==> inputs of job 9003 <==
Design MIPS, start of the top module:
module MIPS(
    input [15:0] data_in,
    input clk,
    input interrupt,
    input reset,
    output [15:0] data_out,
    output [15:0] pm_addr,
    input [31:0] pm_rdata,
    output dm_en,
    output dm_we,
    output [15:0] dm_addr,
    output [15:0] dm_wdata,
    input [15:0] dm_rdata
    );
clock: 11.7 ns
lec_check: 0
abc_area: 1
cap_margin: 35
cell_pad_in_sites_detail_placement: 1
cell_pad_in_sites_global_placement: 3
core_aspect_ratio: 1.71
core_margin: 10
core_utilization: 23
cts_cluster_diameter: 205
gpl_routability_driven: 1
gpl_timing_driven: 1
hold_slack_margin: -0.01
max_routing_layer: met4
min_routing_layer: met2
slew_margin: 20
tns_end_percent: 70
run.sh (not shown) runs the stock make flow with config.mk's settings and CLKGATE_MAP_FILE=.
==> inputs of job 1963, as changes to job 9003 <==
==> flow/config.mk (replaced) <==
export PLATFORM = sky130hd
export DESIGN_NAME = MIPS
export DESIGN_NICKNAME = MIPS
export VERILOG_FILES = /design/flow/design.v
export SDC_FILE = /design/flow/constraint.sdc
export NUM_CORES = 4
export LEC_CHECK = 0
export CAP_MARGIN = 20
export CORE_MARGIN = 2
export CORE_UTILIZATION = 57
export SETUP_SLACK_MARGIN = 2.13
export SLEW_MARGIN = 20
==> flow/constraint.sdc (replaced) <==
create_clock -name core_clock -period 8.31 [get_ports {clk}]
set_input_delay 1.6620 -clock core_clock [delete_from_list [all_inputs] [get_ports {clk}]]
set_output_delay 1.6620 -clock core_clock [all_outputs]
set_load 0.01 [all_outputs]
==> inputs of job 3704, as changes to job 9003 <==
==> flow/config.mk (replaced) <==
export PLATFORM = sky130hd
export DESIGN_NAME = MIPS
export DESIGN_NICKNAME = MIPS
export VERILOG_FILES = /design/flow/design.v
export SDC_FILE = /design/flow/constraint.sdc
export NUM_CORES = 4
export LEC_CHECK = 0
export CAP_MARGIN = 20
export CORE_MARGIN = 2
export CORE_UTILIZATION = 58
export PLACE_DENSITY = 0.6
export SLEW_MARGIN = 20
==> flow/constraint.sdc (replaced) <==
create_clock -name core_clock -period 6.37 [get_ports {clk}]
set_input_delay 1.2740 -clock core_clock [delete_from_list [all_inputs] [get_ports {clk}]]
set_output_delay 1.2740 -clock core_clock [all_outputs]
set_load 0.01 [all_outputs]
==> impl_metrics.toml <==
# implementation run metrics
[timing]
worst_slack_ns = -0.738
finalSetupViolations = 25

[outcome]
check.faults = "negative setup slack"
status = "failed layout checks"

[global_route]
met1_usage = 0.610
grtUsageMet2 = 0.757

[floorplanning]
core_um2 = 68800
initCoreUtil = 0.588

[synth]
synth_top_cell_by_count = "nand2_1"
ys_cells = 4017
syn_nets = 4135
synthTopCellsByArea = "edfxtp_1 (38%), dfxtp_1 (12%), nand2_1 (7.6%), mux4_2 (7.1%), nand3_1 (3.2%)"

[placement]
placedInstanceArea_um2 = 45300
# the run above: job 3704

==> impl_metrics.toml <==
# implementation run metrics
[outcome]
status = "no timing/DRC/antenna violations"

[synth]
syn_nets = 4135
synth_top_cell_by_count = "nand2_1"
synthTopCellsByArea = "edfxtp_1 (38%), dfxtp_1 (12%), nand2_1 (7.6%), mux4_2 (7.1%), nand3_1 (3.2%)"

[power_and_ir_drop]
p_total_mw = 11.9

[floorplanning]
core_um2 = 70100
initCoreUtil = 0.577

[cells_and_area]
logic_gate_count = 2876

[global_route]
met1_usage = 0.569
grtUsageMet2 = 0.695

[timing]
finalSetupViolations = 0
worst_slack_ns = 0.561
# the run above: job 1963

==> impl_metrics.toml <==
# generated from flow reports
[outcome]
status = "aborted with a tool error"
haltStage = "detailed routing"
firstError = "[ERROR DRT-0255] Maze Route cannot find path of net pm_rdata[10] in worker of routeBox ( 289800 386400 ) ( 341035 434700 )."

[synth]
synth_top_cell_by_count = "nor2_1"
mux_area_frac = 0.00321
synthTopCellsByArea = "edfxtp_1 (38%), dfxtp_1 (12%), o21ai_0 (8.2%), nor2_1 (7.8%), nand2_1 (7.0%)"
ys_warn_count = 9
syn_avg_cell_area_um2 = 8.30
ys_cells = 4885
syn_nets = 5003

[placement]
gp_congestion = 1.04
placedInstanceArea_um2 = 45500
dp_hpwl_mm = 160

[global_route]
grt_start_max_net_pins = 168
met1_usage = 0
grt_pass1_vias = 57500
grtUsageMet2 = 0.469

[floorplanning]
core_um2 = 175000
initCoreUtil = 0.231

[clock_tree]
cts.repair.resized = 0
# the run above: job 9003

